### flow/config.mk
export PLATFORM = sky130hd
export DESIGN_NAME = jericalla_evolucion
export DESIGN_NICKNAME = jericalla_evolucion
export VERILOG_FILES = /design/flow/design.v
export SDC_FILE = /design/flow/constraint.sdc
export NUM_CORES = 4
export LEC_CHECK = 0
export CAP_MARGIN = 20
export CORE_MARGIN = 2
export CORE_UTILIZATION = 40
export SLEW_MARGIN = 20
### flow/run.sh
#!/bin/bash
# the make line also repeats each setting of config.mk as NAME=value (left out here)
make -C /OpenROAD-flow-scripts/flow DESIGN_CONFIG=/design/flow/config.mk WORK_HOME=/design/flow/orfs CLKGATE_MAP_FILE= finish
### flow/design.v
module contador_de_programa(
    input  wire       clk,
    input  wire       reset,
    input  wire [6:0] cantidad_instrucciones,
    output reg  [1:0] fase,
    output reg  [6:0] o_contador,
    output reg        done
);
wire [6:0] siguiente = o_contador + 7'd1;
always @(posedge clk) begin
    if (reset) begin
        fase       <= 2'd0;
        o_contador <= 7'd0;
        done       <= (cantidad_instrucciones == 7'd0);
    end else if (!done) begin
        if (fase == 2'd2) begin
            fase       <= 2'd0;
            o_contador <= siguiente;
            if (siguiente == cantidad_instrucciones)
                done <= 1'b1;
        end else begin
            fase <= fase + 2'd1;
        end
    end
end
endmodule
module unidad_control
(
    input  [3:0] instruction,
    output reg       write_enable_RB,
    output reg       read_ram,
    output reg       write_ram,
    output reg [3:0] alu_opcode,
    output reg       valido
);
always @* begin
    write_enable_RB = 1'b0;
    read_ram        = 1'b0;
    write_ram       = 1'b0;
    alu_opcode      = 4'b0000;
    valido          = 1'b1;
    case (instruction)
        4'b0000: begin write_enable_RB = 1'b1; alu_opcode = 4'b0000; end  
        4'b0001: begin write_enable_RB = 1'b1; alu_opcode = 4'b0001; end  
        4'b0010: begin write_enable_RB = 1'b1; alu_opcode = 4'b0010; end  
        4'b0011: begin write_enable_RB = 1'b1; alu_opcode = 4'b0110; end  
        4'b0100: begin write_enable_RB = 1'b1; alu_opcode = 4'b0111; end  
        4'b0101: begin write_enable_RB = 1'b1; alu_opcode = 4'b1100; end  
        4'b0110: write_ram = 1'b1;                                         
        4'b0111: read_ram  = 1'b1;                                         
        default: valido = 1'b0;                                            
    endcase
end
endmodule
module alu(
    input  [3:0]      op,
    input  [31:0]     din1_alu,
    input  [31:0]     din2_alu,
    output reg [31:0] result_alu
);
always @* begin
    case (op)
        4'b0000: result_alu = din1_alu & din2_alu;
        4'b0001: result_alu = din1_alu | din2_alu;
        4'b0010: result_alu = din1_alu + din2_alu;
        4'b0110: result_alu = din1_alu - din2_alu;
        4'b0111: result_alu = (din1_alu < din2_alu) ? 32'd1 : 32'd0;
        4'b1100: result_alu = ~(din1_alu | din2_alu);
        default: result_alu = 32'd0;
    endcase
end
endmodule
module banco_de_registros(
    input  wire        clk,
    input  wire        reset,
    input  wire [4:0]  read_address_1,
    input  wire [4:0]  read_address_2,
    input  wire [4:0]  write_address,
    input  wire [31:0] data_write,
    input  wire        write_enable,
    output wire [31:0] data_register_1,
    output wire [31:0] data_register_2
);
reg [31:0] mem [0:31];
function [31:0] valor_inicial(input [4:0] r);
    case (r)
        5'd0:  valor_inicial = 32'h000000DE;
        5'd1:  valor_inicial = 32'h0000006F;
        5'd2:  valor_inicial = 32'h00000064;
        5'd3:  valor_inicial = 32'h000000C8;
        5'd7:  valor_inicial = 32'h00000014;
        5'd8:  valor_inicial = 32'h00000015;
        5'd9:  valor_inicial = 32'h00000016;
        5'd10: valor_inicial = 32'h00000052;
        5'd11: valor_inicial = 32'h0000001B;
        5'd12: valor_inicial = 32'h7FFFFFF3;
        5'd16: valor_inicial = 32'h00000017;
        5'd17: valor_inicial = 32'h00000018;
        5'd18: valor_inicial = 32'h00000019;
        default: valor_inicial = 32'h00000000;
    endcase
endfunction
integer i;
always @(posedge clk) begin
    if (reset) begin
        for (i = 0; i < 32; i = i + 1)
            mem[i] <= valor_inicial(i[4:0]);
    end else if (write_enable) begin
        mem[write_address] <= data_write;
    end
end
assign data_register_1 = mem[read_address_1];
assign data_register_2 = mem[read_address_2];
endmodule
module ram(
    input  wire        clk,
    input  wire [31:0] address,
    input  wire [31:0] din,
    input  wire        write_enable,
    output wire [31:0] dout
);
reg [31:0] mem [0:31];
always @(posedge clk) begin
    if (write_enable)
        mem[address[4:0]] <= din;
end
assign dout = mem[address[4:0]];
endmodule
module jericalla_evolucion(
    input  wire        clk,
    input  wire        reset,
    input  wire [6:0]  cantidad_instrucciones,
    output wire [6:0]  imem_addr,
    input  wire [18:0] imem_data,
    output reg  [31:0] data_out,
    output reg         zf,
    output reg         valid,
    output wire        done
);
wire [1:0] fase;
wire [6:0] pc;
contador_de_programa contador_de_programa_inst(
    .clk(clk),
    .reset(reset),
    .cantidad_instrucciones(cantidad_instrucciones),
    .fase(fase),
    .o_contador(pc),
    .done(done)
);
assign imem_addr = pc;
wire       cu_we_rb, cu_read_ram, cu_write_ram, cu_valido;
wire [3:0] cu_alu_opcode;
unidad_control unidad_control_inst(
    .instruction(imem_data[18:15]),
    .write_enable_RB(cu_we_rb),
    .read_ram(cu_read_ram),
    .write_ram(cu_write_ram),
    .alu_opcode(cu_alu_opcode),
    .valido(cu_valido)
);
wire [31:0] rb_dr1, rb_dr2;
reg  [31:0] resultado;
reg        b1_we_rb, b1_read_ram, b1_write_ram, b1_valido;
reg [3:0]  b1_alu_opcode;
reg [4:0]  b1_rd;
reg [31:0] b1_dr1, b1_dr2;
reg        b2_we_rb, b2_valido;
reg [4:0]  b2_rd;
wire activo = !done;
banco_de_registros banco_de_registros_inst(
    .clk(clk),
    .reset(reset),
    .read_address_1(imem_data[9:5]),
    .read_address_2(imem_data[4:0]),
    .write_address(b2_rd),
    .data_write(resultado),
    .write_enable(activo && fase == 2'd2 && b2_we_rb),
    .data_register_1(rb_dr1),
    .data_register_2(rb_dr2)
);
wire [31:0] alu_result;
alu alu_inst(
    .op(b1_alu_opcode),
    .din1_alu(b1_dr1),
    .din2_alu(b1_dr2),
    .result_alu(alu_result)
);
wire [31:0] ram_dout;
ram ram_inst(
    .clk(clk),
    .address(b1_dr1),
    .din(b1_dr2),
    .write_enable(activo && fase == 2'd1 && b1_write_ram),
    .dout(ram_dout)
);
always @(posedge clk) begin
    if (reset) begin
        b1_we_rb  <= 1'b0;
        b1_read_ram <= 1'b0;
        b1_write_ram <= 1'b0;
        b1_valido <= 1'b0;
        b2_we_rb  <= 1'b0;
        b2_valido <= 1'b0;
        valid     <= 1'b0;
        zf        <= 1'b0;
    end else begin
        valid <= 1'b0;
        if (activo) begin
            case (fase)
                2'd0: begin
                    b1_we_rb      <= cu_we_rb;
                    b1_read_ram   <= cu_read_ram;
                    b1_write_ram  <= cu_write_ram;
                    b1_valido     <= cu_valido;
                    b1_alu_opcode <= cu_alu_opcode;
                    b1_rd         <= imem_data[14:10];
                    b1_dr1        <= rb_dr1;
                    b1_dr2        <= rb_dr2;
                end
                2'd1: begin
                    b2_we_rb  <= b1_we_rb;
                    b2_valido <= b1_valido;
                    b2_rd     <= b1_rd;
                    if (b1_read_ram)
                        resultado <= ram_dout;
                    else if (b1_write_ram)
                        resultado <= b1_dr2;
                    else
                        resultado <= alu_result;
                end
                default: begin
                    valid    <= b2_valido;
                    data_out <= resultado;
                    if (b2_we_rb)
                        zf <= (resultado == 32'd0);
                end
            endcase
        end
    end
end
endmodule
### flow/constraint.sdc
create_clock -name core_clock -period 7.13 [get_ports {clk}]
set_input_delay 1.4260 -clock core_clock [delete_from_list [all_inputs] [get_ports {clk}]]
set_output_delay 1.4260 -clock core_clock [all_outputs]
set_load 0.01 [all_outputs]
==> summary.txt, run 1 <==
The layout was made with Yosys and OpenROAD.

Setup repair after global routing left no endpoint under its margin. The number of nets in the synthesized netlist is between 6000 and 7000. The fraction of the mapped netlist area in adder cells is 1.303%. The maximum number of buffers from clock root to sink is 3. For reference, simple AND, OR, NAND and NOR cells occupy 8.597% of the area reported after synthesis.

The core region is approximately 0.26 mm². The data required time at the worst endpoint is approximately 7.6 ns. The endpoint with the worst hold slack is b2_rd[4].

The total number of warnings across the stage logs is around 100. The worst path in the final design needs a cycle of 4.627 ns, including I/O delays and setup. The number of library cell types mapped by synthesis is ~86. The top cell type by area accounts for a little over three fifths of the synthesized area.

The post-synthesis cell count from yosys is about 6000. The main power-consuming group is registers. In this run the critical register-to-register path is launched from contador_de_programa_inst.done. Max fanout on the critical path was recorded as 32. The number of stages on the worst hold path is 0. According to the dpl log, the detail-placed design has an HPWL of roughly 200 mm. The total die area is around 0.26 mm². The clock network power share is between 40% and 50%. The summed standard-cell area reported by yosys is between 0.1 and 0.15 mm². The main area contributors are edfxtp_1, mux4_2, and2_1, clkbuf_1, ha_1.

The portion of the post-synthesis area used by sequential elements is a little under two thirds. Summed over all combinational cells, the power is approximately 3.3 mW. The capture point of the critical path was reported as banco_de_registros_inst.mem[16][25].

The launching element type of the critical path is a flip-flop. For reference, the mux area share after synthesis is about a fifth. The final RePlAce weighted congestion is about 0.84. All stages included, the depth of the critical timing path comes to 8.

The number of buffers inserted during clock tree synthesis is approximately 230. The area occupied by registers is between 0.06 and 0.07 mm². The switching share of total power is about 25%. The type recorded for the worst min-delay path is reg2reg.

The final cycle utilization of the critical path is approximately two thirds. In this run the tightest slew margin relative to its limit is about a quarter. The worst vdd rail ir drop is between 0.2 and 0.3 mV. The reg-to-reg endpoint is banco_de_registros_inst.mem[16][25]. The timing report notes that buffer and inverter cells on the critical path total 2. In this run the tool buffered the top-level ports with between 60 and 70 buffer cells.

The net load switching power is 7.435 mW. The number of gates resized after cts is 0. Entering global routing, the biggest net connects about 82 pins.

After routing the design area is around 0.12 mm². The met2 wire length is about 160 mm. The post-detailed-route wirelength per cell is around 33 µm. Synthesis inferred about 2200 register bits. In this design, the stage delay of the slowest critical-path cell is 0.85 ns. The number of global-route vias before repair is 59960. Clock-pin slew was measured on the worst setup and hold paths at 0.06 ns. The setup violation total in the final timing report is 0. The type of the worst setup path is reg2reg.

The final net count is slightly above 6000. The static leakage power is 38.48 nW. After filler insertion, the fill cell instance count of the layout stands at 22010. The synthesized area per cell is between 15 and 20 µm². The detailed router's first-iteration violation count is approximately 7400. Setup slack on the worst reg-to-reg path comes out at roughly 2.5 ns. The total of max-cap violations is 0. The initial antenna violation count is 25. Per the detailed placement report, the placed cell area equals 0.1091 mm². The cell at the root of the clock tree is clkbuf_16. The global-route wire length before repair is 453.9 mm.

The report lists the power per cell area as around 260 mW/mm². The final wirelength is roughly 320 mm. The achievable frequency is between 200 and 250 MHz.

Per the final report, max-transition violations number 0. The cell internal power dissipation is roughly 23 mW. The met3 routed wirelength is approximately 25 mm. The highest-delay cell along the critical path is or2_2. Tracing the worst setup path back leads to its startpoint at contador_de_programa_inst.done. In this run, post-CTS hold repair placed 0 buffers.

The power in sequential cells is 14.8 mW. The synthesized instance count is 6042. By count the netlist is led by edfxtp_1, mux4_2, and2_1, clkbuf_1, nor2_1.

Yosys shows that the main logic family after synthesis is multiplexers. The antenna violation net count after detailed routing is 0. Setup slack on the worst path after placement came out at roughly 1.7 ns. The most popular library cell in the synthesized design by count is edfxtp_1. Per the detail_route report, vias per standard cell equal 6.084. Per the OpenROAD floorplan log, the height of the die is a little over 500 µm. The slew at the pin closest to its max-slew limit is 1.146 ns. STA classifies the critical path endpoint as a flip-flop. The number of post-CTS setup repair buffers is 0. The number of rows in the core area is about 190. TritonCTS built the clock tree. The routed length on met1 is about 120 mm. The depth of the most critical reg-to-reg path is 8. Hold is met by between 0.4 and 0.5 ns.

The critical path goes through nand2b_1, nor2_2, nand3b_1, or3_4, buf_4, nor2_2, buf_4, or2_2. Detailed routing inserted a total of about 59000 vias. The data arrival time at the worst-slack endpoint is 5.12 ns. Between clock sinks in the finished design, the worst skew comes to 0.04009 ns. Summing the areas of all compound-gate instances in the mapped netlist gives around 3.2% of the synthesized area.

The synthesized-area fraction occupied by xor and xnor cells is less than 1%. The number of synthesized flops with an enable pin is 2190. The level count of the clock H-tree is 4. Per the OpenROAD floorplan log, the width of the die is between 500 and 600 µm. The tree built by TritonCTS fans out to approximately 2200 sinks. The first-pass iteration count of the detailed router is 5. The most used flip-flop cell is edfxtp_1. The part of the power in combinational logic is about a tenth.

The clock network power is roughly 12 mW. The dominant delay contributor by cell family on the critical path is simple AND/OR/NAND/NOR gates. For the final routed database, the setup TNS stands at 0 ns. Between the synthesized netlist and the finished layout, the area growth was recorded as 12.55%. The final worst-path setup slack is roughly 2.5 ns. The most area-hungry cell type in the Yosys netlist is edfxtp_1. The detailed-route DRC error count is 0. The count of synthesis-stage warnings from yosys is 6. For this design the top-level I/O count stands at around 70.

The run finished with no timing, DRC or antenna violations. The final hold violation count is 0. The async set or reset register ratio after synthesis is 0%. The later-pin clock latency in the skew report is around 0.90 ns. Signal routing reaches up to met5. The sequential share of power is between 40% and 50%.

The share of the core area taken by cells at floorplan is between 40% and 50%. The combinational cell area excluding buffers and inverters is between 0.03 and 0.04 mm². Summed over all layers, the global routing overflow is 0. The global router's overall resource usage is ~24%. The post-synth design cell area is between 0.1 and 0.15 mm². Looking at hold timing, the worst path starts from b1_rd[4].
routing by layer:
metal | global-route usage [%] | up-vias
li1 | - | 24120
met1 | 31.20 | 31300
met2 | 41.16 | 2761
met3 | 4.379 | 629
met4 | 8.442 | 4
met5 | 0 | -
per-stage QoR:
stage,util [%],power [mW],cells
finish,45.13,30.33,9665
global route,45.12,31.16,9657
CTS,45.06,30.44,9645
detailed placement,42.12,18.30,9220
global placement,42.09,18.26,9216
floorplan,-,17.10,6042
cell type report:
class                           count  area share [%]
Timing Repair Buffer              310           2.406
Clock inverter                    155           1.425
Clock buffer                      270           5.070
Tap cell                         3402           3.641
Sequential cell                  2208           56.57
Multi-Input combinational cell   3214           30.55
Antenna cell                        9         0.01927
Inverter                           97          0.3115
==> inputs of run 2 (changes only) <==
Settings changed: ABC_AREA from default to 0, CELL_PAD_IN_SITES_DETAIL_PLACEMENT from default to 1, CORE_MARGIN 2 to 9, CTS_CLUSTER_DIAMETER from default to 67, GPL_TIMING_DRIVEN from default to 0, HOLD_SLACK_MARGIN from default to 0.18, MAX_ROUTING_LAYER from default to met4, MIN_ROUTING_LAYER from default to met2, PLACE_DENSITY_LB_ADDON from default to 0.07, TNS_END_PERCENT from default to 95.
Clock period 7.13 ns to 3.52 ns, I/O delays scaled along.
==> run 2 against run 1 <==
Now fails the layout checks on setup timing. Routed wire length increased by 35%. Critical path depth rose by 8. Highest routed layer is now met4. Synthesized cell count is the same. Flip-flop count unchanged. Final cell count is 7.4% higher. Critical path type unchanged. Critical endpoint is now resultado[27]. Hold slack worse by 0.13 ns.
==> summary.txt, run 2 <==
The layout was made with Yosys and OpenROAD.

The run finished, with violations left. The layout checks failed on setup timing. The filler cells instantiated in the layout total 23980. The worst register-to-register path begins at b1_dr1[4]. The total number of warnings across the stage logs is 103. In the final timing run, aggregate negative setup slack is -16.29 ns. The clock edge transition at the registers on the reported setup and hold paths is roughly 0.06 ns. The total die area is between 0.2 and 0.3 mm². The part of the power in combinational logic is between 10 and 15%. The final weighted congestion recorded by global placement is roughly 1.0.

For this run, the chip area from Yosys synthesis comes to slightly above 0.1 mm². The synthesized area per cell is between 15 and 20 µm². After floorplanning, the core was divided into between 150 and 200 placement rows. Post-synth the commonest register cell is edfxtp_1. The initial antenna violation count is 2. Among all cell types in the netlist, the one instantiated most often is edfxtp_1. No sink is reached through more buffers than the 4 on the longest clock path.

For this run, asynchronously set or reset flops after synthesis account for 0%. Across the VDD grid, the largest voltage drop is 0.5642 mV. Summing internal, switching and leakage power gives approximately 66 mW.

The net switching power in the latest report is 18.08 mW. The minimum hold slack is roughly 0.3 ns. The most area-hungry cell type in the Yosys netlist is edfxtp_1. The iteration count recorded for the first detailed-route pass is 20. Headroom to the max-slew limit came out at 14.46%. The final hold violation count is 0.

The antenna violation net count after detailed routing is 0. The post-synthesis share of cell area spent on and-or and or-and gates is 3.164%. The capturing element of the worst setup path is resultado[27]. The highest-delay cell along the critical path is edfxtp_1. The number of cells on the worst hold path is listed as 1. The final route contains roughly 84000 vias. The class of the tightest hold or removal check is in2reg. For this design, the sink count on the clock tree is 2208. The largest net degree at the start of global routing is 36. The placeable core region is between 0.2 and 0.3 mm².

The sequential share of power is a little under half. The global router's overall resource usage is 46.99%. The reg2reg setup slack is -0.55 ns. In this run, distinct cell masters in the synthesized netlist total around 86.

The main power-consuming group is registers. The synthesis stat section lists a flop and latch total of 2208. Looking at the max-slew report, the worst-margin pin has a slew of around 1.3 ns. The post-synthesis cell count from yosys is about 6000. The library cell appearing most often on the critical path is o211ai_1. In the final report, the number of pins over their slew limit comes to 0. In this run, synthesis inferred 2190 flip-flops with an integrated enable. The launching element type of the critical path is a flip-flop. The final net count is ~6900. For this run, design rule violations remaining after detail routing come to 0. The data arrival time at the worst-slack endpoint is 4.69 ns. The detailed router's first-iteration violation count is about 20000. The number of global-route vias before repair is ~95000.

In the final run the clock tree shows a worst skew of between 0.08 and 0.09 ns. The setup slack at placement is -2.564 ns. The number of standard cells in the final layout excluding fillers is 10390. The final cycle utilization of the critical path is 115.6%. The type of element capturing the critical path is a flip-flop.

The level count of the clock H-tree is 5. The mapped netlist covers roughly 0.10 mm². The achievable frequency is 245.8 MHz. Per the breakdown, switching nets consume 27.36% of all power. Per Yosys stat, the portion of area used by sequential elements is a little under two thirds.

Walking the worst path, the cells encountered are buf_8, clkinv_8, buf_12, clkbuf_16, ha_4, buf_6, a21oi_4, nand2_2, o211ai_1, nand3_2, o211ai_1, buf_4, o211ai_1, xnor2_1, a221oi_2, a221oi_4. In the placement report, post-DP HPWL is listed as roughly 290 mm. Per STA, the highest per-stage delay on the worst path measures 0.64 ns. In this run, the synthesized area fraction spent on and/or/nand/nor cells is recorded as between 8 and 9%. In the synthesized netlist, the number of instances is 6042. The number of buffer and inverter instances along the worst setup path is 6. The power report lists the clock group at approximately 27 mW.

Counting tap cells, the placed design contains a total of roughly 9600 instances. The portion of synthesized area spent on multiplexers is between 20% and 30%. In the post-route analysis, the smallest setup slack over all paths is -0.5491 ns. The die is between 500 and 600 µm tall. Tracing the worst setup path back leads to its startpoint at b1_dr1[4]. The fraction of the mapped netlist area in adder cells is under 10%. Per the finish-stage timing summary, setup violations number approximately 210.

The later-pin clock latency in the skew report is ~1.0 ns. The dominant delay contributor by cell family on the critical path is AND-OR/OR-AND gates. The type of the worst setup path is reg2reg. Using the TritonRoute via totals, the vias-per-cell ratio works out to between 8 and 9. The clock tree from TritonCTS is yes.

The power in sequential cells is around 30 mW. The worst hold path begins at imem_data[12]. The synthesized netlist devotes less than 1% of its cell area to XOR and XNOR gates.

The total overflow left after global routing is 0. For reference, the top cells by area after synthesis are edfxtp_1, mux4_2, and2_1, clkbuf_1, ha_1. Looking at the reg2reg group, the worst path ends at resultado[27]. The clock network power share is 40.9%. The number of top-level pins is 70.

For this configuration, the core starts out at a cell density of approximately two fifths. The number of nets at floorplan is around 6200. The horizontal die size is around 530 µm. Setup repair after global routing could not meet its margin everywhere. The synthesis-to-finish area growth is 19.58%.

Total power normalized to cell area comes to around 530 mW/mm². The data required time at the worst endpoint is about 4.1 ns. The endpoint with the worst hold slack is b1_rd[2]. The cell internal power dissipation is 48.02 mW. For this run, the number of Yosys warnings is 6. In the synthesized netlist, the dominant kind of combinational cell is multiplexers. The global-route wire length before repair is 581.4 mm. In the synthesized netlist, the cells that appear most often are edfxtp_1, mux4_2, and2_1, clkbuf_1, nor2_1. The minimum clock period after layout is roughly 4 ns. The depth of the most critical reg-to-reg path is 16.

In this run the tool buffered the top-level ports with about 57 buffer cells. The root buffer cell chosen for the clock tree is clkbuf_16. In this run the static leakage power is 41.57 nW. The reported combinational group power is just under 9 mW.

The total of max-cap violations is 0. In this run the number of cells on the critical path is 16. The number of buffers inserted during clock tree synthesis is 275. Per the detail_route report, routed wire per instance is between 40 and 50 µm. The final layout contains routed wiring with a total length of ~430 mm. The largest fanout on the critical path is 5. The proportion of netlist area held by the largest area contributor is 63.32%.
run 2: timing repair:
action                                  in CTS  in global routing
endpoints found under the setup margin    2793               1614
gates cloned                                22                  6
hold buffers                                 1                  0
setup buffers                              126                 76
hold endpoints to repair                     1                  0
pin swaps                                   79                 60
resized                                    313                174
run 2: area by class of cell:
cell class                 count  area [µm²]  share of cell area [%]
antenna                       98       245.2                  0.1975
multi-input combinational   3241       36840                   29.67
clock buffer                 324        7139                   5.748
tap                         3384        4234                   3.409
timing repair buffer         384        5519                   4.444
inverter                      97       395.4                  0.3183
sequential                  2208       66120                   53.24
buffer                       518        2723                   2.192
clock inverter               131       974.7                  0.7848
run 2: through the flow:
stage          utilization [%]  cell area (µm²)
4_1_cts                  47.46           122300
2_1_floorplan                -           103900
6_report                 48.21           124200
5_1_grt                  48.13           124000
3_5_place_dp             43.33           111600
3_3_place_gp             42.20           108700
run 2: metal layers:
layer	global-route usage, %	wire, µm	up-vias	share of wire [%]
met4	16.28	54430	0	13
met2	55.30	211900	27700	49
li1	-	-	25440	-
met5	-	0	-	0
met1	-	0	26660	0
met3	55.42	168700	3709	39
==> inputs of run 3 (changes only) <==
Settings changed: ABC_AREA 0 to default, CELL_PAD_IN_SITES_DETAIL_PLACEMENT 1 to default, CORE_MARGIN 9 to 2, CORE_UTILIZATION 40 to 70, CTS_CLUSTER_DIAMETER 67 to default, GPL_TIMING_DRIVEN 0 to default, HOLD_SLACK_MARGIN 0.18 to default, MAX_ROUTING_LAYER met4 to default, MIN_ROUTING_LAYER met2 to default, PLACE_DENSITY_LB_ADDON 0.07 to default, TNS_END_PERCENT 95 to default.
Clock period 3.52 ns to 4.05 ns, I/O delays scaled along.
==> run 3 against run 2 <==
Now clean on timing, DRC and antenna. Non-clock buffer count shrank 504. Clock power shrank 28%. Synthesized cell count is the same. Setup slack gained 1.0 ns. Flip-flop count is the same. Core utilization grew 30 points. Final cell count shrank 20%. Routed wire length shrank 29%. Sequential share of layout area grew 4.0 points. Count of clock-buffer cells in the layout shrank 68. Sequential power shrank 14%. Critical path depth shrank 4. Critical endpoint is now resultado[24]. Highest routed layer is now met5.
==> summary.txt, run 3 <==
The layout was made with Yosys and OpenROAD.

The flow ran to the end and the layout has no timing, DRC or antenna violations. Looking at the reg2reg group, the worst path starts from b1_dr1[0]. Along the worst path, the maximum fanout reaches 6. The number of buffers inserted during clock tree synthesis is roughly 220.

The antenna violation net count after detailed routing is 0. The largest family of logic cells by area is multiplexers. For reference, the critical path is launched at b1_dr1[0]. The number of global-route vias before repair is 63290. The overall power after layout is approximately 51 mW. The initial antenna violation count is 21. The launching element type of the critical path is a flip-flop.

The clock edge transition at the registers on the reported setup and hold paths is ~0.060 ns. Counting distinct cell types in the post-synthesis netlist gives 86. The maximum number of buffers from clock root to sink is 3. The post-synthesis share of cell area spent on and-or and or-and gates is roughly 3.2%.

The first global-routing pass estimated 444.8 mm of wire. The capturing element of the worst setup path is resultado[24]. In this run the power density over the cells is about 440 mW/mm².

Measured along the y axis, the die boundary spans slightly below 400 µm. The flow measured a signed area growth from synthesis to layout of 11.21%. The clock network power is 19.5 mW. STA lists the endpoint of the worst register-to-register path as resultado[24]. The final cycle utilization of the critical path is between 80 and 90%.

The analysis attributes to net switching a power of ~13 mW. The delay of the slowest critical-path stage is roughly 0.53 ns. The clock sink count is ~2200. The number of rows in the core area is around 140.

Looking at the power breakdown, sequential logic takes between 50% and 60% of the total. Yosys attributes the largest share of cell area to edfxtp_1, mux4_2, and2_1, clkbuf_1, ha_1. Looking at the hold checks, the worst path lands on b2_rd[2]. Post-CTS repair ended up resizing 0 cells. The number of cells on the worst reg-to-reg path is 12. Summing the areas of all xor and xnor instances in the mapped netlist gives less than 1% of the synthesized area.

The class of the tightest hold or removal check is reg2reg. The share of synthesized cell area in and, or, nand and nor gates is 8.597%. The type of the worst setup path is reg2reg. Per the detail_route report, the via count comes to between 60000 and 70000.

The achievable frequency is 279.5 MHz. The number of buffer and inverter instances along the worst setup path is 1. The minimum clock period after layout is 3.578 ns.

For the final database, setup skew stands at 0.05054 ns. The most popular library cell in the synthesized design by count is edfxtp_1. The tally of buffers added on design ports is between 60 and 70. The final RePlAce weighted congestion is 0.9231.

In this run the post-CTS setup repair buffer count came out at 0. Once layout is done, the placed cells without fillers occupy 0.1155 mm². Per the final timing report, the hold violations number 0. The portion of the post-synthesis area used by sequential elements is a little under two thirds. The total of max-cap violations is 0.

For this run, the number of standard cells in the final layout without fillers is about 8300. Setup repair after global routing left no endpoint under its margin. Hold analysis shows the worst path with a depth of 0. The highest-delay cell along the critical path is edfxtp_1. The minimum hold slack is 0.4167 ns. The number of placed cells counting well taps is 7847. The static leakage power is just under 40 nW. Across all stage logs, warnings added up to 110. The top cell type by area accounts for approximately 63% of the synthesized area. The worst register-to-register path has a setup slack of between 0.4 and 0.5 ns. For reference, full adder, half adder and majority cells occupy ~1.3% of the area reported after synthesis. The post-CTS hold buffer count recorded in the log is 0. The level count of the clock H-tree is 4. The post-synthesis cell count from yosys is just over 6000. The horizontal die size is ~390 µm. TritonCTS built the clock tree. On the critical path the data arrives at between 4 and 5 ns. Yosys reports the multiplexer fraction of the synthesized area as approximately a fifth.

The fraction of the core area occupied by cells at floorplan is 70.42%. The final timing report lists a max-slew violation count of 0. The power in sequential cells is 26.0 mW. In this run the full chip footprint comes out at about 0.15 mm². The synthesized flop and latch total is about 2200. On the critical path the largest part of the delay comes from AND-OR/OR-AND gates. The synthesized instance count is around 6000. The launch point of the worst hold path is b1_rd[2]. The largest total area in the synthesized netlist belongs to edfxtp_1.

The STA report counts the stages on the worst setup path as 12. For this run, the detailed router's first-pass iteration total came to 8. Internal power comes to about 39 mW. The data required time at the worst endpoint is 4.63 ns. The most used flip-flop cell is edfxtp_1. The HPWL after detailed placement is about 180 mm.

The slew at the pin closest to its max-slew limit is roughly 1.1 ns. In the global route stage, overall resource usage came out at 41.86%. The final net count is 6269. The type of element capturing the critical path is a flip-flop.

The clock network burns a little under two fifths of the power. Per the detailed-route log, wirelength across all metal layers totals between 300 and 400 mm. The setup violation total in the final timing report is 0. Synthesis produced a netlist with a net count of 6177. The post-synth design cell area is 0.1039 mm². The detailed-route DRC error count is 0. The floorplan report gives the top-level pin count as ~70.

The count of synthesis-stage warnings from yosys is 6. Per report_power, the combinational group accounts for a little under an eighth of the total. The analysis reports a worst IR drop on VDD of just under 0.4 mV. Recorded from the global router log, the overflow total was 0. The cell at the root of the clock tree is clkbuf_16. TritonRoute output was used to compute an average wire per cell of between 30 and 40 µm.

The synthesized area per cell is 17.19 µm². Per the synth stats, the proportion of register bits with asynchronous set or reset is 0%. The signal on the critical path passes through inv_1, ha_1, fa_1, o21ba_2, nor4_1, o21a_1, o211a_1, a21o_1, nor2_1, o21ai_0, o31ai_1, o31a_1. Summing all placed instances gives a cell area of approximately 0.11 mm². In this run the standard cell core region covers 0.1475 mm².

In this run, the number of DRC markers left after iteration 0 of detailed routing was ~9000. The summed standard-cell area reported by yosys is between 0.1 and 0.15 mm². Counting flops with a built-in enable in the synthesized netlist gives roughly 2200. Entering global routing, the biggest net connects ~150 pins. In the final timing run, aggregate negative setup slack is 0 ns.

The switching share of total power is around a quarter. The later-pin clock latency in the skew report is between 0.8 and 0.9 ns. For reference, the top cells by count after synthesis are edfxtp_1, mux4_2, and2_1, clkbuf_1, nor2_1. The ratio of routed vias to standard cells is roughly 7.5.

The worst-case max-slew headroom was logged as 23.93%. Per report_power, the top consumer among the power groups is registers. The flow reports power dissipated in combinational cells as 5.86 mW.
-- run 3: area by class of cell --
cell class	instances	area, µm²
well taps	1930	2415
fillers	7658	31990
inverters	97	364.1
clock inverters	148	1231
flip-flops and latches	2208	66120
repair buffers	398	4209
clock buffers	256	5534
diodes	6	15.01
multi-input cells	3214	35610
-- run 3: metrics by stage --
stage | utilization (%) | worst slack [ns]
floorplan | - | 0.09794
global route | 78.30 | 0.2534
global placement | 73.70 | 0.6088
finish | 78.31 | 0.4723
CTS | 78.30 | 0.5659
detailed placement | 73.71 | 0.5964
-- run 3: per-layer routing --
| layer | wire [µm] | GRT usage, % | vias to the layer above |
|---|---|---|---|
| met2 | 151100 | 67.19 | 5176 |
| met5 | 105 | 0 | - |
| met4 | 19900 | 22.47 | 16 |
| li1 | - | - | 24250 |
| met1 | 99910 | 53.72 | 31260 |
| met3 | 39740 | 10.17 | 1204 |
==> inputs of run 4 (changes only) <==
Settings changed: CORE_ASPECT_RATIO from default to 0.96, CORE_UTILIZATION 70 to 72, CTS_CLUSTER_DIAMETER from default to 259, CTS_CLUSTER_SIZE from default to 13, GPL_ROUTABILITY_DRIVEN from default to 0, GPL_TIMING_DRIVEN from default to 1, MIN_ROUTING_LAYER from default to met1, PLACE_DENSITY_LB_ADDON from default to 0.11, SETUP_SLACK_MARGIN from default to 0.91, TNS_END_PERCENT from default to 5.
Clock period 4.05 ns to 3.12 ns, I/O delays scaled along.
==> run 4 against run 3 <==
Hold slack got worse by 0.078 ns. Critical path type unchanged. Largest cell class unchanged. Clock skew rose by 0.0020 ns. Now fails the layout checks on setup timing. Setup slack got worse by 0.86 ns. Largest power group unchanged. Sequential share of layout area fell by 2.1 points.
==> summary.txt, run 4 <==
The layout was made with Yosys and OpenROAD.

Hold analysis shows the worst path with a depth of 1. The core utilization of the finished layout is between 80% and 90%. The data arrival time at the worst-slack endpoint is 4.09 ns. The largest fanout on the critical path is 5. The async set or reset register ratio after synthesis is 0%. The depth of the most critical reg-to-reg path is 13. The post-synth design cell area is around 0.10 mm².

The level count of the clock H-tree is 4. The maximum number of buffers from clock root to sink is 3. The post-synthesis share of cell area spent on and-or and or-and gates is 3.164%. The tree built by TritonCTS fans out to between 2000 and 2500 sinks. The largest net degree at the start of global routing is 74. The total number of warnings across the stage logs is between 100 and 150.

Overall power consumption after layout is estimated at ~65 mW. The fill cell total of the finished layout is 6379. The synthesis log from Yosys contains 6 warnings.

The HPWL after detailed placement is ~200 mm. The global-route wire length before repair is 492.1 mm. The final hold violation count is 0. The synthesized flop and latch total is 2208. Measured against the total synthesized area, the mux share comes to 20.56%. The area after detailed placement is 0.1108 mm². Counting instances in the post-synthesis netlist gives the leading cell types as edfxtp_1, mux4_2, and2_1, clkbuf_1, nor2_1. The cell type that accounts for the most area after synthesis is edfxtp_1. The power report lists the combinational group at roughly 9.7 mW. Before antenna repair, the detailed router went through 24 iterations. The cell internal power dissipation is ~48 mW.

Post-synth the commonest register cell is edfxtp_1. For this run, the total global-route usage over all layers was measured as 48.53%. The net load switching power is roughly 17 mW. Based on the critical path, the design can be clocked at up to around 290 MHz.

The placeable core region is roughly 0.14 mm². The power in sequential cells is 33.8 mW. The summed standard-cell area reported by yosys is 0.1039 mm². The type of the worst setup path is reg2reg. Among all stages on the critical path, the largest delay is contributed by edfxtp_1. The critical path depth in cells is 13. The launching element type of the critical path is a flip-flop.

The clock network power is around 22 mW. In the synthesized netlist, the dominant kind of combinational cell is multiplexers. Per the OpenROAD floorplan log, the area of the die is between 0.1 and 0.15 mm². In this run the layout overhead on the synthesized area is reported as 15.41%.

The fraction of the mapped netlist area in adder cells is approximately 1.3%. The clock tree skew after final layout is 0.05257 ns. In this run, CTS created clock tree buffers numbering around 190. The share of synthesized cell area in and, or, nand and nor gates is 8.597%.

The number of synthesized flops with an enable pin is approximately 2200. The final max-slew violation count recorded for this run is 0. The clock tree from TritonCTS is yes. The finished cells cover 0.1199 mm². The part of the power in combinational logic is approximately 15%. The smallest clock period supported by the final layout is computed as 3.509 ns. The area occupied by registers is roughly 0.066 mm².

The worst vdd rail ir drop is 0.6118 mV. The flow ran to the end, but the layout failed its checks. The detailed router finished its first iteration with 13820 violations.

The worst register-to-register path ends at resultado[27]. The number of library cell types mapped by synthesis is between 80 and 90. The pre-CTS setup check shows a worst slack of -0.1646 ns. The setup violation total in the final timing report is 28.

The library cell appearing most often on the critical path is o211ai_1. The headroom to the max-slew limit is roughly 14%. Per the OpenROAD floorplan log, the width of the die is around 400 µm. The number of maximum-capacitance violations recorded for the run is 0. The timing report notes that buffer and inverter cells on the critical path total 3. Setup repair after global routing could not meet its margin everywhere. The clock reaches the later pin of the worst-skew pair after 0.88 ns. STA classifies the critical path endpoint as a flip-flop. The antenna violation net count after detailed routing is 0. According to the timing report, the data required time at the worst endpoint equals 3.70 ns. Global routing finished with a remaining overflow of 0. The final net count is ~6600. Of the total power, registers draw 51.6%. In the power breakdown, the biggest contributor is registers. The total vias in the final route is 69320. The power per unit of standard cell area is ~550 mW/mm². The launch point of the worst register-to-register path is recorded as b1_dr1[1]. The clock network is responsible for about a third of the overall power. The slew at the pin closest to its max-slew limit is 1.285 ns.

The class of the tightest hold or removal check is in2reg. The number of rows in the core area is approximately 140. The clock edge transition at the registers on the reported setup and hold paths is 0.08 ns. Per the breakdown, switching nets consume between 20% and 30% of all power. For this run, design rule violations remaining after detail routing come to 0. The post-synthesis cell count from yosys is between 6000 and 7000.

The layout report lists the multi-input gate area as around 0.037 mm². Summed over its instances, the top area cell type makes up 63.32% of the synthesized netlist area. The tally of buffers added on design ports is ~70. The initial antenna violation count is 39.

Per the synthesis report, the XOR/XNOR share of the synthesized area is less than 1%. The dominant delay contributor by cell family on the critical path is AND-OR/OR-AND gates. In the post-synthesis netlist, the biggest area contributors are edfxtp_1, mux4_2, and2_1, clkbuf_1, ha_1. The reg2reg setup slack is -0.39 ns.

The portion of the post-synthesis area used by sequential elements is 63.67%. The floorplan die height is 376.1 µm. OpenSTA lists the critical path startpoint as b1_dr1[1]. Across all setup checks in the final design, the least slack found is -0.3887 ns. The largest single stage delay on the critical path is 0.51 ns. The routed design has around 370 mm of wire. At floorplan, the net count of the design was reported as a little over 6000.

In this run the most critical hold path is launched from imem_data[14]. The endpoint with the worst hold slack is b1_rd[4]. Counting every instance in the synthesized netlist gives 6042. The fraction of the core area occupied by cells at floorplan is between 70% and 80%. Per the OpenROAD power report, leakage power amounts to 40.67 nW. The most popular library cell in the synthesized design by count is edfxtp_1. On the final layout, the worst hold slack is 0.3391 ns. The report lists the violated layout checks as setup timing. Pin placement for this block handled roughly 70 I/O pins. The cell at the root of the clock tree is clkbuf_16. Following the worst setup path forward leads to its endpoint at resultado[27]. The number of global-route vias before repair is about 68000. The ratio of routed vias to standard cells is approximately 8.2. In this run the critical path is formed by buf_4, buf_6, ha_4, a21o_1, and4_4, o211ai_1, nand3_2, buf_6, o211ai_1, o211ai_1, xnor2_1, a221oi_2, a221oi_2. After layout, the worst path uses 112.5% of the clock period. For this design, the CTS-stage hold fixing added 0 buffers. The post-detailed-route wirelength per cell is approximately 43 µm. After synthesis, the mean cell area works out to 17.19 µm².
run 4: cell type report:
class	count	share of cell area, %
Clock buffer	224	4.055
Timing Repair Buffer	772	7.461
Tap cell	1932	2.017
Multi-Input combinational cell	3214	30.72
Inverter	97	0.3121
Sequential cell	2208	55.17
Antenna cell	23	0.04801
Clock inverter	13	0.2213
run 4: routing by layer:
metal	global-route usage, %	share of wire (%)	vias up
met5	0	0.17	-
met4	35.95	11	40
met3	15.05	16	2712
met2	74.73	45	8072
met1	58.45	28	33640
li1	-	-	24850
run 4: metrics by stage:
stage	cells	setup TNS, ns
final	8483	-4.206
after detailed placement	8038	-0.2181
after global routing	8461	-3.865
after CTS	8391	0
after global placement	8038	-0.09239
after floorplan	6042	-91.54
run 4: repair_timing:
| item | in CTS | in global routing |
|---|---|---|
| resized | 255 | 130 |
| pin swaps | 95 | 74 |
| hold endpoints to repair | 0 | 0 |
| buffers inserted | 86 | 61 |
| cloned | 30 | 8 |
| setup endpoints to repair | 3137 | 3074 |
==> inputs of run 5 (changes only) <==
Settings changed: CORE_ASPECT_RATIO 0.96 to default, CTS_CLUSTER_DIAMETER 259 to default, CTS_CLUSTER_SIZE 13 to 99, GPL_ROUTABILITY_DRIVEN 0 to default, GPL_TIMING_DRIVEN 1 to default, MIN_ROUTING_LAYER met1 to default, PLACE_DENSITY from default to 0.36, PLACE_DENSITY_LB_ADDON 0.11 to default, SETUP_SLACK_MARGIN 0.91 to default, TNS_END_PERCENT 5 to default.
Clock period 3.12 ns to 7.34 ns, I/O delays scaled along.
==> run 5 against run 4 <==
Via count fell by 9.5%. Final cell count fell by 4.6%. Clock skew fell by 0.0024 ns. Hold slack improved by 0.088 ns. Non-clock buffer count fell by 491. Maximum frequency fell by 25%. First-iteration DRC count fell by 23%. The run now finishes clean. Critical path depth fell by 1. Critical path type unchanged.
==> summary.txt, run 5 <==
The layout was made with Yosys and OpenROAD.

Nets still carrying antenna violations after routing amount to 0. Among the non-sequential cells, multiplexers take the most area. Clock network power for this build is approximately 11 mW. The total overflow left after global routing is 0. According to the floorplan report, the placeable core area is approximately 0.14 mm². The main area contributors are edfxtp_1, mux4_2, and2_1, clkbuf_1, ha_1. The cell family contributing the most delay on the critical path is AND-OR/OR-AND gates. The part of the power in combinational logic is between 10% and 20%.

The tally of buffers added on design ports is ~70. The switching share of total power is around 25%. The final cycle utilization of the critical path is approximately 64%. The power per unit of standard cell area is ~250 mW/mm². Excluding fillers, the count of instances in the completed layout stands at around 8000. The post-synth design cell area is between 0.1 and 0.15 mm².

Summing internal, switching and leakage power gives around 29 mW. Per the final timing report, the hold violations number 0. Subtracting the final worst setup slack from the clock period gives about 4.7 ns. The fraction of the mapped netlist area in adder cells is under 10%.

Looking at the max-slew report, the worst-margin pin has a slew of roughly 1.2 ns. In the synthesized netlist the dominant register cell turns out to be edfxtp_1. The total of max-cap violations is 0. The class of the tightest hold or removal check is reg2reg. The headroom to the max-slew limit is around a fifth. The fill cell total of the finished layout is around 7100. Looking at the setup timing report, the critical path kind is reg2reg.

The floorplan die height is between 300 and 400 µm. The area after detailed placement is about 0.11 mm². The launch point of the worst hold path is b1_rd[2]. The data arrival time at the worst-slack endpoint is between 5 and 6 ns. The number of cells on the worst reg-to-reg path is 12. Traced cell by cell, the critical path runs through buf_4, inv_2, ha_1, a21oi_1, nand2_1, o211ai_1, nand3_1, o211ai_1, o211ai_1, xnor2_1, a221oi_1, a221oi_2. The share of synthesized cell area in and, or, nand and nor gates is approximately 8.6%. The longest clock path from root to sink contains 3 buffers. The synthesis-to-finish area growth is 9.869%. Using the TritonRoute via totals, the vias-per-cell ratio works out to between 7 and 8. The worst hold path was traced through 0 stages.

The chip occupies 0.1473 mm². Of all flip-flops after synthesis, the portion carrying an async set or reset was 0%. The type of element capturing the critical path is a flip-flop. The reg2reg setup slack is 2.66 ns. The flow reports power dissipated in combinational cells as 3.15 mW.

The stage logs contain a warning count of roughly 110. The number of gates resized after cts is 0. After synthesis, the most frequently instantiated cells are edfxtp_1, mux4_2, and2_1, clkbuf_1, nor2_1. Walking the critical path from launch to capture passes 12 cell instances.

The most area-hungry cell type in the Yosys netlist is edfxtp_1. In this run, synthesis produced a sequential element count of between 2000 and 2500. For this block, the initial DRC count from the detailed router was 10660. The setup violation total in the final timing report is 0. In the CTS report, the clock slew at the register clock pins of the worst setup and hold paths is listed as approximately 0.060 ns. The startpoint of the lowest-slack register-to-register path is b1_dr1[4]. The count of synthesis-stage warnings from yosys is 6. Per STA, the endpoint of the critical path is resultado[27]. The library cell appearing most often on the critical path is o211ai_1.

Looking at the critical path, the highest net fanout was 14. The fraction of the core area occupied by cells at floorplan is between 70% and 80%. The global router's overall resource usage is between 40% and 50%. The HPWL reported at the end of detailed placement is approximately 180 mm. The script parses the final routing iteration and logs DRC violations as 0. The number of hold buffers added after CTS is 0. The clock tree from TritonCTS is yes. The synthesized netlist contains 86 unique library cells. The leakage component of the power was reported as roughly 38 nW.

70 I/O pins were placed. The number of rows in the core area is 139. The later-pin clock latency in the skew report is approximately 0.87 ns. The sequential share of power is between 50 and 60%. The H-tree generated during clock tree synthesis spans 4 levels. The number of global-route vias before repair was between 60000 and 70000. The portion of the post-synthesis area used by sequential elements is between 60% and 70%. Logged for this run, the post-placement worst setup slack is around 2.6 ns.

Detailed routing inserted a total of around 63000 vias. The achievable frequency is around 210 MHz. Setup repair after global routing left no endpoint under its margin. The reg-to-reg endpoint is resultado[27]. TritonCTS reports the number of clock sinks as ~2200. The net count after synthesis is approximately 6200.

In this run the worst setup path begins at b1_dr1[4]. Per the repair_timing log after CTS, setup buffers inserted total 0. The clock tree skew after final layout is around 0.050 ns. Per the TritonCTS log, the buffer count is around 210. The launching element type of the critical path is a flip-flop. According to the report, the first pass of detailed routing completed in 7 iterations.

The cell sitting at the root of the clock tree is a clkbuf_16. The number of synthesized flops with an enable pin is around 2200. The slowest stage of the critical path belongs to the cell o211ai_1. After detailed routing, the average wire length per cell comes to roughly 40 µm. The final net count is approximately 6000. For reference, the mux area share after synthesis is between 20% and 30%.

The required time at the worst endpoint is listed as 7.88 ns. Entering global routing, the biggest net connects ~130 pins. The horizontal die size is around 380 µm. The summed standard-cell area reported by yosys is between 0.1 and 0.15 mm². The minimum hold slack is 0.4269 ns. The run finished with no timing, DRC or antenna violations.

The number of buffer and inverter instances along the worst setup path is 2. The power in sequential cells is 14.4 mW. The synthesized-area fraction occupied by xor and xnor cells is less than 1%. The number of cells reported by Yosys stat comes to a little over 6000. The core utilization of the finished layout is between 70% and 80%. The final wirelength is ~320 mm.

Synthesis produced between 6000 and 7000 cells. For this run, the slowest stage of the critical path takes around 0.6 ns. Summed over all nets, the switching power comes to ~7 mW.

The synthesized area per cell is 17.19 µm². The layout stage reports a final design area of 0.1141 mm². The initial antenna violation count came to 19. The placement summary gives the final routability congestion estimate as between 0.9 and 1. The cell internal power dissipation is 21.66 mW. In the post-route analysis, the smallest setup slack over all paths is ~2.7 ns. After detailed placement, the design holds a cell count of just under 8000. Setup total negative slack on the finished layout was measured at 0 ns.

The synthesized design devotes to its leading area cell type a little over three fifths of total area. For reference, compound AND-OR and OR-AND cells occupy 3.164% of the area reported after synthesis. The flow reports that the clock network draws about two fifths of the design power. The first global-routing pass estimated 450.5 mm of wire. In the power breakdown, the biggest contributor is registers.

In the final report, the number of pins over their slew limit comes to 0. The most popular library cell in the synthesized design by count is edfxtp_1. The highest supply drop recorded on VDD is 0.3393 mV. Looking at the hold checks, the worst path lands on b2_rd[2].
run 5: cell type report:
cell class                      count  area [µm²]  area share (%)
Antenna cell                        5       12.51         0.01096
Clock buffer                      251        5537           4.852
Clock inverter                    138        1416           1.241
Inverter                           97       364.1          0.3191
Multi-Input combinational cell   3214       35640           31.23
Sequential cell                  2208       66120           57.95
Tap cell                         1903        2381           2.087
Timing Repair Buffer              281        2640           2.314
run 5: per-layer routing:
metal  up-vias  part of all wire (%)  global-route usage [%]
met5         -                 0.051                       0
met2      5729                    47                   67.92
met4        26                   6.4                   22.12
li1      23970                     -                       -
met1     31760                    32                   58.13
met3      1223                    14                   12.09
==> inputs of run 6 (changes only) <==
Settings changed: ABC_AREA from default to 1, CELL_PAD_IN_SITES_DETAIL_PLACEMENT from default to 1, CORE_UTILIZATION 72 to 40, CTS_CLUSTER_DIAMETER from default to 67, CTS_CLUSTER_SIZE 99 to default, GPL_TIMING_DRIVEN from default to 0, HOLD_SLACK_MARGIN from default to 0.18, MAX_ROUTING_LAYER from default to met5, MIN_ROUTING_LAYER from default to met2, PLACE_DENSITY 0.36 to default, PLACE_DENSITY_LB_ADDON from default to 0.07, TNS_END_PERCENT from default to 95.
Clock period 7.34 ns to 3.52 ns, I/O delays scaled along.
==> run 6 against run 5 <==
The flow now stops in global routing (5_1_grt). Die size rose by 78%. Synthesized cell count rose by 61%. Synthesized area fell by 0.75%.
==> summary.txt, run 6 <==
Implementation summary

The flow did not finish. The stage where the run came to a stop is global routing (5_1_grt). The tool reported: "[ERROR GRT-0116] Global routing finished with congestion. Check the congestion regions in the DRC Viewer".

The count of synthesis-stage warnings from yosys is 6. The number of synthesized flops with an enable pin is around 2200. The gate-level netlist out of Yosys references 52 unique cell types. The global router's overall resource usage is between 90% and 100%. The HPWL reported at the end of detailed placement is ~560 mm. The fraction of the mapped netlist area in adder cells is approximately 1.3%. The synthesized netlist devotes less than 1% of its cell area to XOR and XNOR gates. The placement stage leaves a total instance area of 0.1154 mm². The most popular library cell in the synthesized design by count is edfxtp_1. Synthesis produced roughly 10000 cells. The portion of the post-synthesis area used by sequential elements is 64.15%. The share of synthesized cell area in and, or, nand and nor gates is 13.97%. The mapped netlist covers just over 0.1 mm². The synthesized flop and latch total is 2208.

Synthesis produced a netlist with a net count of 9891. The placeable core region is 0.2565 mm². CTS built an H-tree with a depth of 4. The cell-mix breakdown from Yosys lists the compound-gate area share as 15.96%.

During placement, the flow inserted port buffers numbering between 60 and 70. Sorting the synthesized cells by area gives the leading types as edfxtp_1, nor2_1, o21ai_0, nand2_1, o221ai_1. The fraction of the core area occupied by cells at floorplan is between 40 and 50%. The number of rows in the core area is approximately 190.

The maximum number of buffers from clock root to sink is 3. Clock tree synthesis inserted a total of approximately 240 buffers. Routability-driven placement finished with a final weighted congestion of about 1.4. Summed over its instances, the top area cell type makes up 63.80% of the synthesized netlist area. Counting instances in the post-synthesis netlist gives the leading cell types as edfxtp_1, nor2_1, o21ai_0, nand2_1, clkbuf_1.

The fraction of synthesized area in multiplexers is 0%. For this run, the leading register cell type out of synthesis is edfxtp_1. The die covers approximately 0.26 mm².

The setup slack at placement is -2.110 ns. The most area-hungry cell type in the Yosys netlist is edfxtp_1. The cell at the root of the clock tree is clkbuf_16.

The clock sink count is around 2200. The number of placed cells counting well taps is approximately 13000. After synthesis, the chip area reported by Yosys is between 0.1 and 0.15 mm². The number of top-level pins is 70.

The synthesized area per cell is 10.57 µm². The largest family of logic cells by area is AND-OR/OR-AND gates. The horizontal die size is a little over 500 µm. The total overflow reported by the global router is approximately 8500. The post-synthesis cell count from yosys is about 10000. In this run the vertical extent of the chip is ~510 µm.

Yosys reported that registers with async set or reset make up 0%.
## run 6: metrics by stage
stage | hold slack (ns) | utilization [%]
after detailed placement | 0.4052 | 44.99
after CTS | 0.2783 | 49.12
after floorplan | 0.4003 | -
after global placement | 0.4066 | 42.09
## run 6: per-layer routing
| layer | overflow | track usage (%) |
|---|---|---|
| met1 | - | - |
| met2 | 1858 | 97.57 |
| met3 | 4952 | 105.5 |
| met4 | 1020 | 88.62 |
| met5 | 661 | 93.41 |
## run 6: what timing repair did
action | 4_1_cts
setup endpoints to repair | 2408
hold buffers | 0
gates cloned | 2
endpoints found under the hold margin | 0
pin swaps | 33
buffers inserted | 98
resized | 357
==> inputs of run 7 (changes only) <==
Settings changed: ABC_AREA 1 to default, CELL_PAD_IN_SITES_DETAIL_PLACEMENT 1 to default, CORE_UTILIZATION 40 to 65, CTS_CLUSTER_DIAMETER 67 to 46, GPL_TIMING_DRIVEN 0 to default, HOLD_SLACK_MARGIN 0.18 to default, MAX_ROUTING_LAYER met5 to default, MIN_ROUTING_LAYER met2 to default, PLACE_DENSITY_LB_ADDON 0.07 to default, TNS_END_PERCENT 95 to 5.
Clock period 3.52 ns to 8.2 ns, I/O delays scaled along.
==> run 7 against run 6 <==
Synthesized cell count fell by 38%. Now clean on timing, DRC and antenna. Die size fell by 38%. Synthesized area rose by 0.76%.
==> summary.txt, run 7 <==
The layout was made with Yosys and OpenROAD.

The launch point of the worst register-to-register path is recorded as contador_de_programa_inst.done. The cell internal power dissipation is roughly 20 mW. The delay of the slowest critical-path stage is roughly 0.90 ns. The power in sequential cells is ~13 mW. From bottom edge to top edge, the die measures about 400 µm. The initial antenna violation count is 28. The post-placement cell area is 0.1071 mm². Of the total synthesized cell area, the portion taken by AND-OR and OR-AND cells is under 10%. The flow ran to the end and the layout has no timing, DRC or antenna violations. The antenna violation net count after detailed routing is 0. The final sum of negative setup slack is 0 ns.

The total non-filler cell area in the finished layout is between 0.1 and 0.15 mm². The script logs the mean routed wire length per placed instance as 36.64 µm. The critical path depth in cells is 7. The headroom to the max-slew limit is 23.37%. Of the post-synthesis cell area, the dominant cell type holds a little over three fifths. Traced cell by cell, the critical path runs through nand2b_1, nor2_2, nand3b_1, or3_2, buf_4, nor2_4, or2_2.

The worst setup path is launched from a flip-flop. Synthesis produced just over 6000 cells. The class of the tightest hold or removal check is reg2reg. The net load switching power is roughly 6.4 mW. Setup repair after global routing left no endpoint under its margin. The number of gates resized after cts is 0. The fraction of the core area occupied by cells at floorplan is about two thirds. The power report shows net switching accounting for approximately 25% of the total. Summed over all nets, the half-perimeter wirelength after detailed placement is roughly 180 mm.

The clock network consumes a total of about 10 mW. For this design, the sink count on the clock tree is ~2200. The post-synthesis cell count from yosys is 6042. The number of standard cells in the final layout excluding fillers is around 8300. The capturing element of the worst setup path is banco_de_registros_inst.mem[28][10]. Summed over all layers, the global routing overflow is 0.

The setup slack at placement is about 2.8 ns. The reported combinational group power is 2.74 mW. Per the synthesis report, the dominant area consumer among library cells is edfxtp_1. For the worst-skew pair, the clock arrives at the later sink with an insertion delay of between 0.8 and 0.9 ns. In this run, the number of DRC markers left after iteration 0 of detailed routing was 8592. The number of buffer and inverter instances along the worst setup path is 1. The endpoint identified for the worst register-to-register timing path is banco_de_registros_inst.mem[28][10].

Post-synth the commonest register cell is edfxtp_1. The slowest stage of the critical path belongs to the cell or2_2. The largest fanout on the critical path is a little over 40. The global-route wire length before repair is 432.4 mm.

According to the timing report, the critical path is launched from contador_de_programa_inst.done. The ratio of routed vias to standard cells is approximately 7.2. On the final layout, the worst hold slack is between 0.4 and 0.5 ns. The type of element capturing the critical path is a flip-flop.

Counting flops with an async set or reset pin after synthesis yields a share of 0%. The count of pins over their slew limit is 0. After synthesis, the most frequently instantiated cells are edfxtp_1, mux4_2, and2_1, clkbuf_1, nor2_1. The final cycle utilization of the critical path is about three fifths. The minimum clock period after layout is 4.763 ns.

Warnings reported by Yosys during synthesis add up to 6. The number of placed cells counting well taps is a little under 8000. Per the OpenROAD power report, leakage power amounts to 38.22 nW. The final wirelength is 304.5 mm. Averaged over all synthesized cells, the footprint is about 17 µm². The final hold violation count is 0. The fraction of the mapped netlist area in adder cells is under 10%. The total number of warnings across the stage logs is around 110.

The root buffer cell chosen for the clock tree is clkbuf_16. The floorplan step defined a core boundary enclosing approximately 0.16 mm². The worst VDD IR drop from the latest analysis is around 0.22 mV.

The synthesized-area fraction occupied by xor and xnor cells is less than 1%. The number of nets at floorplan is ~6200. The fraction of synthesized area in multiplexers is between 20% and 30%. Summing the areas of all and, or, nand and nor instances in the mapped netlist gives 8.597% of the synthesized area. The launch point of the worst hold path is b1_rd[1]. The maximum number of buffers from clock root to sink is 3. The most popular library cell in the synthesized design by count is edfxtp_1.

Of the combinational cells, the family taking the most area is multiplexers. The level count of the clock H-tree is 4. The power per unit of standard cell area is between 200 and 250 mW/mm². The clock tree skew after final layout is 0.04908 ns. The type of the worst setup path is reg2reg. TritonCTS built the clock tree. The data arrival time at the worst-slack endpoint is about 5.2 ns. The number of synthesized flops with an enable pin is approximately 2200. Post-synthesis, Yosys gives the total cell area as between 0.1 and 0.15 mm². Per report_power, the combinational group accounts for between 10% and 20% of the total. The horizontal die size is about 400 µm. The number of post-CTS setup repair buffers is 0. The achievable frequency is between 200 and 250 MHz.

The post-synth design cell area is around 0.10 mm². Buffers placed on the I/O ports in this run total 69. The registers of the reported paths see a clock transition of 0.06 ns. The synthesized flop and latch total is 2208. For this run, design rule violations remaining after detail routing come to 0. The overall power after layout is approximately 26 mW.

The final worst-path setup slack is ~3.4 ns. The number of top-level pins is 70. The power report attributes to the sequential group a share of 49.8%.

The slew at the pin closest to its max-slew limit is approximately 1.1 ns. The flow reports that the clock network draws around two fifths of the design power. The core utilization of the finished layout is between 70 and 80%. The main power-consuming group is registers. The final RePlAce weighted congestion is roughly 0.89. Per the TritonCTS log, the buffer count is about 230. The number of global-route vias before repair is roughly 60000.

Among cell families on the critical path, the largest total delay comes from simple AND/OR/NAND/NOR gates. In the Yosys report, the sequential cells make up 63.67% of the chip area. The report puts the hold buffer count at CTS at 0. For this run, the final setup violation count is recorded as 0. Per the run summary, max-cap violations total 0.

The reg2reg setup slack is about 3.4 ns. The first-pass iteration count of the detailed router is 9. The flow measured a signed area growth from synthesis to layout of 10.44%.

The overall die size recorded for this design is between 0.15 and 0.2 mm². The final net count is a little over 6000. The number of stages on the worst hold path is 0. In the global route stage, overall resource usage came out at ~38%. The number of rows in the core area is 146. Entering global routing, the biggest net connects ~120 pins. The depth of the most critical reg-to-reg path is 7.

The number of library cell types mapped by synthesis is around 86. The data required time at the worst endpoint is around 8.7 ns. The endpoint with the worst hold slack is b2_rd[1]. The total vias in the final route is 59740.

For reference, the top cells by area after synthesis are edfxtp_1, mux4_2, and2_1, clkbuf_1, ha_1.
[run 7: cell type report]
type	instances	area (µm²)
clock buffer	278	5936
inverter	97	364.1
sequential	2208	66120
multi-input combinational	3214	35650
fill	9779	43850
timing repair buffer	290	2564
tap	2072	2592
clock inverter	146	1464
antenna	5	12.51
[run 7: metal layers]
layer / share of wire [%] / vias up / GRT usage, %
met1: 35 / 30990 / 49.92
li1: - / 24090 / -
met4: 4.6 / 8 / 15.96
met3: 11 / 758 / 7.817
met5: 0.015 / - / 0
met2: 50 / 3894 / 62.68
==> inputs of run 8 (changes only) <==
Settings changed: CORE_UTILIZATION 65 to 72, CTS_CLUSTER_DIAMETER 46 to 318, SETUP_SLACK_MARGIN from default to 0.43, TNS_END_PERCENT 5 to default.
Clock period 8.2 ns to 3.11 ns, I/O delays scaled along.
==> run 8 against run 7 <==
The layout now fails its checks (setup timing). Maximum frequency grew 47%. First-iteration DRC count grew 47%. Final cell count grew 2.7%. Critical endpoint is now resultado[9]. Highest routed layer unchanged.
==> summary.txt, run 8 <==
The layout was made with Yosys and OpenROAD.

The run finished, with violations left. The layout checks failed on setup timing. In the final run the clock tree shows a worst skew of 0.07692 ns. The count of pins over their slew limit is 0. The worst setup path is captured at a flip-flop.

The most popular library cell in the synthesized design by count is edfxtp_1. The initial antenna violation count came to 38. Summed over all sequential cells, the power is approximately 34 mW.

The number of synthesized flops with an enable pin is between 2000 and 2500. In this run the most critical hold path is launched from imem_data[13]. The data required time at the worst endpoint is between 3 and 4 ns.

For this design, Yosys synthesis ends with a cell count of roughly 6000. The global routing report lists combined usage of all routing layers as between 40% and 50%. The number of buffers inserted during clock tree synthesis is between 200 and 250.

Per the placement report, the placed cell count is around 8000. The ratio of routed vias to standard cells is ~8.1. Of the total power, registers draw about half. The reg2reg setup slack is -0.13 ns.

After clock tree synthesis, the clock-pin slew on the worst setup and hold paths is around 0.06 ns. The synthesized flop and latch total is 2208. The global-route wire length before repair is about 490 mm. The achievable frequency is just over 300 MHz.

The endpoint with the worst hold slack is b1_rd[3]. Per the post-synthesis stats, the area per cell is around 17 µm². The timing report lists the critical path depth as 12 cells. The clock tree from TritonCTS is yes. The placeable core region is roughly 0.14 mm². Per the synthesis report, the simple-gate share of the synthesized area is 8.597%. Of the post-synthesis cell area, the dominant cell type holds about 63%. The routed design shows a wire length per standard cell of between 40 and 50 µm.

Per the synthesis report, the AND-OR/OR-AND share of the synthesized area is about 3.2%. Ranked by power, first place goes to registers. The fraction of synthesized area in multiplexers is a little over 20%. The critical path goes through buf_12, buf_12, buf_16, buf_12, buf_6, buf_16, buf_6, mux4_2, a22oi_1, nand4_1, o21ai_1, a31oi_4. The level count of the clock H-tree is 4. The synthesis-to-finish area growth is 15.88%. The detailed router's first-iteration violation count is around 13000.

The most area-hungry cell type in the Yosys netlist is edfxtp_1. The critical path maximum fanout is 7. Of the available clock period, the critical path in the final layout requires 104.2%. The total number of warnings across the stage logs is around 110.

The minimum hold slack is 0.2911 ns. The net load switching power is between 15 and 20 mW. The number of top-level pins is about 70.

The final layout contains routed wiring with a total length of approximately 370 mm. The minimum clock period after layout is between 3 and 4 ns. The core utilization of the finished layout is a little over four fifths. The capturing element of the worst setup path is resultado[9].

The floorplan has ~140 rows. The report gives the cell count of the worst hold path as 1. The synthesized-area fraction occupied by xor and xnor cells is 0.2614%.

In this run the cell area of the synthesized design comes to around 0.10 mm². From left edge to right edge, the die measures approximately 380 µm. The launching element type of the critical path is a flip-flop. The final route contains slightly below 70000 vias.

The commonest cells after synthesis are edfxtp_1, mux4_2, and2_1, clkbuf_1, nor2_1. Clock tree synthesis selected as its root buffer the cell clkbuf_16. The total die area is 0.1473 mm². Summing the areas of all fa, ha and maj instances in the mapped netlist gives under 10% of the synthesized area. Entering global routing, the biggest net connects around 58 pins.

The later-pin clock latency in the skew report is around 0.91 ns. Checking max transition, the worst relative margin is 31.71%. The type recorded for the worst min-delay path is in2reg. After synthesis, the chip area reported by Yosys is roughly 0.10 mm². The arrival time of data at the worst endpoint is listed as between 3 and 4 ns.

Measured along the y axis, the die boundary spans approximately 380 µm. Net switching is between 20% and 30% of the power. Detailed placement ended at an HPWL of slightly below 200 mm. The static leakage power is just over 40 nW. For the pin with the worst max-slew slack, the measured transition is just over 1 ns.

Per the layout report, the design carries 6167 filler cells. Per STA, the startpoint of the critical path is b1_dr1[0]. The highest-delay cell along the critical path is mux4_2. Internal power comes to a little over 50 mW. The clock sink count is 2208. Setup repair after global routing could not meet its margin everywhere. The total overflow reported by the global router is 0. Counting both buffers and inverters, the worst setup path holds a total of 7. The reported combinational group power is 9.60 mW. The delay of the slowest critical-path stage is about 0.53 ns. The flow reported a cell area power density of a little under 600 mW/mm².

The cell family contributing the most delay on the critical path is buffers and inverters. The count of synthesis-stage warnings from yosys is 6. The type of the worst setup path is reg2reg.

The synthesized instance count is just over 6000. The fraction of the core area occupied by cells at floorplan is between 70 and 80%. Per the post-route antenna check, the number of violating nets is 0.

The clock passes through at most 3 buffers. The detailed-route DRC error count is 0. The largest family of logic cells by area is multiplexers. The part of the power in combinational logic is a little over an eighth. Among the stages of the critical path, the cell type that occurs most often is buf_12. The capture point of the worst register-to-register path is recorded as resultado[9].

The depth of the most critical reg-to-reg path is 12. In this run the maximum-capacitance check reported violations numbering 0. Counting flops with an async set or reset pin after synthesis yields a share of 0%.

Counting endpoints that fail hold in the final report gives 0. The most used flip-flop cell is edfxtp_1. The final RePlAce weighted congestion is between 0.9 and 1. The final worst-path setup slack is -0.1320 ns.

The number of global-route vias before repair is approximately 68000. Per the power-grid run, VDD falls by no more than about 0.58 mV. The portion of the post-synthesis area used by sequential elements is between 60% and 70%. The number of different library cells used by synthesis comes to about 86. The number of nets in the synthesized netlist is approximately 6200. The tally of buffers added on design ports is 69.

The first-pass iteration count of the detailed router is 12. The clock network burns 37.9% of the power. The setup violation total in the final timing report is 11. The startpoint of the lowest-slack register-to-register path is b1_dr1[0]. The number of standard cells in the final layout excluding fillers is 8533. The main area contributors are edfxtp_1, mux4_2, and2_1, clkbuf_1, ha_1. The clock network power reported by the tool is about 27 mW. The final net count is around 6600.
[run 8: cell type report]
cell class / instances / area, µm² / share of cell area (%)
flip-flops and latches: 2208 / 66130 / 54.95
multi-input cells: 3214 / 36700 / 30.49
repair buffers: 709 / 7895 / 6.560
clock buffers: 253 / 5480 / 4.554
well taps: 1903 / 2381 / 1.978
clock inverters: 130 / 1336 / 1.110
inverters: 97 / 384.1 / 0.3192
diodes: 19 / 47.55 / 0.03951
[run 8: metrics by stage]
step | setup slack (ns) | setup TNS, ns | instance area (µm²) | total power [mW]
after floorplan | -0.3076 | -89.14 | 104300 | 39.28
after global placement | -0.06055 | -0.1238 | 110700 | 42.20
after detailed placement | -0.1711 | -0.5844 | 110700 | 42.40
after CTS | 0.03785 | 0 | 118800 | 68.22
after global routing | -0.1957 | -1.204 | 120300 | 70.85
final | -0.1320 | -0.5915 | 120300 | 69.98
[run 8: per-layer routing]
layer,share of wire [%],GRT usage [%],vias up
li1,-,-,24920
met1,28,59.11,33360
met2,46,75.33,8103
met3,16,14.52,2570
met4,9.9,34.63,38
met5,0.12,0,-
[run 8: repair_timing]
action                                  4_1_cts  5_1_grt
setup buffers                                33       66
gates cloned                                 10       12
hold buffers                                  0        0
pin swaps                                    59       83
gates resized                               159      172
endpoints found under the setup margin      919      659
Power is estimated from default activity; no workload was simulated.
